## uart_edge_detection
module uart_edge_detection (
    input logic clk,           
    input logic rst_n,         
    input logic uart_rx,       
    output logic uart_tx,      
    output logic led_rx,       
    output logic led_tx,       
    output logic data_ready    
);
Size in the first run: about 1200 cells after synthesis, roughly 7 I/O pins, about 13000 sq um of cells after synthesis.
Settings: LEC_CHECK=0, CAP_MARGIN=35, CELL_PAD_IN_SITES_DETAIL_PLACEMENT=1, CELL_PAD_IN_SITES_GLOBAL_PLACEMENT=0, CORE_MARGIN=2, CORE_UTILIZATION=21, CTS_CLUSTER_DIAMETER=240, CTS_CLUSTER_SIZE=97, HOLD_SLACK_MARGIN=0.11, PLACE_DENSITY_LB_ADDON=0.19, SLEW_MARGIN=20, TNS_END_PERCENT=15; clock period 3.81 ns.
run.sh (not shown) runs the stock make flow with config.mk's settings and CLKGATE_MAP_FILE=.
The starting point passed the timing, DRC and antenna checks.
Edit:
- CELL_PAD_IN_SITES_DETAIL_PLACEMENT: 1 -> 0
- CORE_UTILIZATION: 21 -> 58
- CTS_CLUSTER_SIZE: 97 -> unset
- PLACE_DENSITY: unset -> 0.89
- PLACE_DENSITY_LB_ADDON: 0.19 -> unset
- TNS_END_PERCENT: 15 -> unset
- clock period: 3.81 -> 6.62 ns (I/O delays scaled with it)
After rerunning: The changed run finished with timing, DRC and antenna clean; sequential power drops by 42%; via count went up by 5.2%; die area drops by 63%; combinational power falls by 41%.
Edit:
- CELL_PAD_IN_SITES_DETAIL_PLACEMENT: 0 -> 1
- CORE_UTILIZATION: 58 -> 21
- clock period: 6.62 -> 3.81 ns (I/O delays scaled with it)
Setup slack is worse by 2.9 ns.
Global-route usage fell by 14 points.
Non-clock buffer count rose by 10.
Count of clock-buffer cells in the layout rose by 1.
Final area rose by 5.1%.
Routed wire length rose by 36%.
Via count rose by 5.4%.
Final cell count rose by 34%.
Edit:
- CORE_ASPECT_RATIO: unset -> 0.5
- CTS_CLUSTER_SIZE: unset -> 91
- PLACE_DENSITY: 0.89 -> unset
- PLACE_DENSITY_LB_ADDON: unset -> 0.19
Effect: The changed run completed with no timing, DRC or antenna violations; flip-flop count does not change; synthesized area does not change; sequential power hardly moves; via count falls by 10%; clock skew goes down by 0.011 ns; routed wire length falls by about 15%; synthesized cell count does not change; fmax grows by about 3.4%; cell area goes up by about 1.3%.
Edit:
- CELL_PAD_IN_SITES_DETAIL_PLACEMENT: 1 -> 0
- CORE_ASPECT_RATIO: 0.5 -> unset
- CORE_UTILIZATION: 21 -> 72
- CTS_CLUSTER_SIZE: 91 -> 60
- PLACE_DENSITY: unset -> 0.89
- PLACE_DENSITY_LB_ADDON: 0.19 -> unset
- clock period: 3.81 -> 6.62 ns (I/O delays scaled with it)
=> The new run went through all stages and came out clean; clock power falls by 45%; cell area falls by 6.3%; core utilization rises by 54 points; register-to-register slack gains 2.7 ns; count of clock-buffer cells in the layout falls by 5; via count rises by 7.6%; hold slack gains 0.25 ns; wire length falls by 10%; total power falls by 43%.

* * *

The RTL this note starts from:
==> flow/design.v <==
module uart_tx #(
    parameter BAUD_DIV = 434
) (
    input logic clk,
    input logic rst_n,
    input logic tx_start,
    input logic [7:0] data_in,
    output logic tx_busy,
    output logic tx
);
    logic [9:0] tx_shift;   
    logic [3:0] bit_count;
    logic [11:0] baud_counter;
    logic tx_active;
    always_ff @(posedge clk or negedge rst_n) begin
        if (!rst_n) begin
            tx_active <= 0;
            baud_counter <= 0;
            tx_busy <= 0;
            tx <= 1;   
        end else begin
            if (tx_start && !tx_active) begin
                tx_active <= 1;
                tx_shift <= {1'b1, data_in, 1'b0};   
                baud_counter <= BAUD_DIV;
                bit_count <= 0;
                tx_busy <= 1;
            end else if (tx_active) begin
                if (baud_counter == 0) begin
                    baud_counter <= BAUD_DIV;
                    tx <= tx_shift[0];   
                    tx_shift <= {1'b1, tx_shift[9:1]};   
                    bit_count <= bit_count + 1;
                    if (bit_count == 9) begin   
                        tx_active <= 0;
                        tx_busy <= 0;
                    end
                end else begin
                    baud_counter <= baud_counter - 1;
                end
            end
        end
    end
endmodule
module uart_rx #(
    parameter BAUD_DIV = 434   
) (
    input logic clk,
    input logic rst_n,
    input logic rx,
    output logic [7:0] data_out,
    output logic data_valid,
	 	output logic [7:0] leds
);
    logic [11:0] baud_counter;
    logic [3:0] bit_count;
    logic [7:0] rx_shift;
    logic rx_active;
    always_ff @(posedge clk or negedge rst_n) begin
        if (!rst_n) begin
            baud_counter <= 0;
            bit_count <= 0;
            rx_active <= 0;
            data_valid <= 0;
            rx_shift <= 8'b0;   
        end else begin
            if (!rx_active && !rx) begin
                rx_active <= 1;
                baud_counter <= BAUD_DIV / 2;
                bit_count <= 0;
                rx_shift <= 8'b0;   
            end else if (rx_active) begin
                if (baud_counter == 0) begin
                    baud_counter <= BAUD_DIV;
                    if (bit_count < 9) begin
                        rx_shift <= {rx, rx_shift[7:1]};   
                        bit_count <= bit_count + 1;
                    end else begin
                        rx_active <= 0;
                        data_out <= rx_shift;  
								leds <= rx_shift;
                        data_valid <= 1;
                    end
                end else begin
                    baud_counter <= baud_counter - 1;
                end
            end else begin
                data_valid <= 0;
            end
        end
    end
endmodule
module uart_edge_detection (
    input logic clk,           
    input logic rst_n,         
    input logic uart_rx,       
    output logic uart_tx,      
    output logic led_rx,       
    output logic led_tx,       
    output logic data_ready    
);
    parameter CLOCK_FREQ = 50000000;    
    parameter BAUD_RATE  = 115200;
    parameter BAUD_DIV   = CLOCK_FREQ / BAUD_RATE;
    parameter THRESHOLD  = 4;           
    logic [7:0] rx_data;
    logic rx_done;
    logic [7:0] processed_data;
    logic tx_start;
    logic tx_busy;
    logic [7:0] image_data [0:63];     
    logic [7:0] conv_result [0:35];    
    logic [5:0] rx_counter;            
    logic [5:0] tx_counter;            
    typedef enum logic [1:0] {IDLE, RECEIVE, PROCESS, SEND} state_t;
    state_t state, next_state;
    uart_rx #(
        .BAUD_DIV(BAUD_DIV)
    ) uart_receiver (
        .clk(clk),
        .rst_n(rst_n),
        .rx(uart_rx),
        .data_out(rx_data),
        .data_valid(rx_done)
    );
    uart_tx #(
        .BAUD_DIV(BAUD_DIV)
    ) uart_transmitter (
        .clk(clk),
        .rst_n(rst_n),
        .tx_start(tx_start),
        .data_in(processed_data),
        .tx_busy(tx_busy),
        .tx(uart_tx)
    );
    always_ff @(posedge clk or negedge rst_n) begin
        if (!rst_n)
            state <= IDLE;
        else
            state <= next_state;
    end
    always_comb begin
        case (state)
            IDLE:      next_state = (rx_done) ? RECEIVE : IDLE;
            RECEIVE:   next_state = (rx_counter == 6'd63 && rx_done) ? PROCESS : RECEIVE;
            PROCESS:   next_state = SEND;
            SEND:      next_state = (tx_counter == 6'd36 && !tx_busy) ? IDLE : SEND;
            default:   next_state = IDLE;
        endcase
    end
    always_ff @(posedge clk or negedge rst_n) begin
        if (!rst_n) begin
            rx_counter <= 6'd0;
        end else if ((state == IDLE || state == RECEIVE) && rx_done) begin
            image_data[rx_counter] <= rx_data;
            rx_counter <= rx_counter + 1;
        end else if (state == IDLE) begin
            rx_counter <= 6'd0;
        end
    end
    integer i, j, k, l;
    reg [3:0] sum;
    always_ff @(posedge clk or negedge rst_n) begin
        if (!rst_n) begin
            for (i = 0; i < 36; i = i + 1)
                conv_result[i] <= 8'd0;
        end else if (state == PROCESS) begin
            for (i = 0; i < 6; i = i + 1) begin
                for (j = 0; j < 6; j = j + 1) begin
                    sum = 0;
                    for (k = 0; k < 3; k = k + 1) begin
                        for (l = 0; l < 3; l = l + 1) begin
                            sum = sum + image_data[(i + k) * 8 + (j + l)][0];
                        end
                    end
                    conv_result[i * 6 + j] <= (sum >= THRESHOLD) ? 8'b1 : 8'b0;
                end
            end
        end
    end
    always_ff @(posedge clk or negedge rst_n) begin
        if (!rst_n) begin
            tx_counter <= 6'd0;
            tx_start <= 1'b0;
            processed_data <= 8'd0;
        end else if (state == SEND) begin
            if (!tx_busy && !tx_start) begin
                tx_start <= 1'b1;
                processed_data <= conv_result[tx_counter];
                tx_counter <= tx_counter + 1;
            end else if (tx_start && tx_busy) begin
                tx_start <= 1'b0;
            end
        end else begin
            tx_counter <= 6'd0;
            tx_start <= 1'b0;
        end
    end
    always_ff @(posedge clk or negedge rst_n) begin
        if (!rst_n) begin
            led_rx <= 1'b0;
            led_tx <= 1'b0;
            data_ready <= 1'b0;
        end else begin
            led_rx <= (state == RECEIVE) ? rx_done : 1'b0;
            led_tx <= (state == SEND) ? ~tx_busy : 1'b0;
            data_ready <= (state == SEND);  
        end
    end
endmodule
clock: 9.39 ns
lec_check: 0
cap_margin: 5
core_margin: 2
core_utilization: 38
cts_cluster_diameter: 334
gpl_routability_driven: 0
min_routing_layer: met2
place_density_lb_addon: 0.07
slew_margin: 0
tns_end_percent: 75
==> next run, changes <==
==> flow/config.mk (replaced) <==
export PLATFORM = sky130hd
export DESIGN_NAME = uart_edge_detection
export DESIGN_NICKNAME = uart_edge_detection
export VERILOG_FILES = /design/flow/design.v
export SDC_FILE = /design/flow/constraint.sdc
export NUM_CORES = 4
export LEC_CHECK = 0
export CAP_MARGIN = 20
export CORE_MARGIN = 2
export CORE_UTILIZATION = 65
export CTS_CLUSTER_DIAMETER = 28
export CTS_CLUSTER_SIZE = 72
export SLEW_MARGIN = 20
==> flow/constraint.sdc (replaced) <==
create_clock -name core_clock -period 15.5 [get_ports {clk}]
set_input_delay 3.1000 -clock core_clock [delete_from_list [all_inputs] [get_ports {clk}]]
set_output_delay 3.1000 -clock core_clock [all_outputs]
set_load 0.01 [all_outputs]
Total power went down by 40%.
Clock skew stays flat.
Wire length went down by 15%.
Clock power went down by 40%.
Worst hold slack degrades by 0.0045 ns.
Setup slack improves by 5.2 ns.
Global-route usage went up by 0.86 points.
==> next run, changes <==
--- a/flow/config.mk
+++ b/flow/config.mk
@@ -11,3 +11,5 @@
 export CTS_CLUSTER_DIAMETER = 28
 export CTS_CLUSTER_SIZE = 72
+export SETUP_SLACK_MARGIN = 2.35
 export SLEW_MARGIN = 20
+export TNS_END_PERCENT = 5
After rerunning: Cell count does not change. Total power does not change. Non-clock buffer count is unchanged. Routed wire length does not change. Critical path depth is unchanged. Hold slack is unchanged. Clock power barely changes.
==> next run, changes <==
--- a/flow/config.mk
+++ b/flow/config.mk
@@ -8,8 +8,7 @@
 export CAP_MARGIN = 20
 export CORE_MARGIN = 2
-export CORE_UTILIZATION = 65
+export CORE_UTILIZATION = 70
 export CTS_CLUSTER_DIAMETER = 28
-export CTS_CLUSTER_SIZE = 72
-export SETUP_SLACK_MARGIN = 2.35
+export CTS_CLUSTER_SIZE = 20
+export HOLD_SLACK_MARGIN = 0.3
 export SLEW_MARGIN = 20
-export TNS_END_PERCENT = 5
Result: The changed run finished clean. Die size is lower by 6.9%. Fmax hardly moves. Wire length is lower by 0.55%. Count of clock-buffer cells in the layout is unchanged. Total power is higher by 2.9%. Non-clock buffer count is higher by 1. Sequential power barely changes. Utilization is higher by 4.3 points. Global-route usage is higher by 1.8 points.
Power and IR drop assume default switching activity.
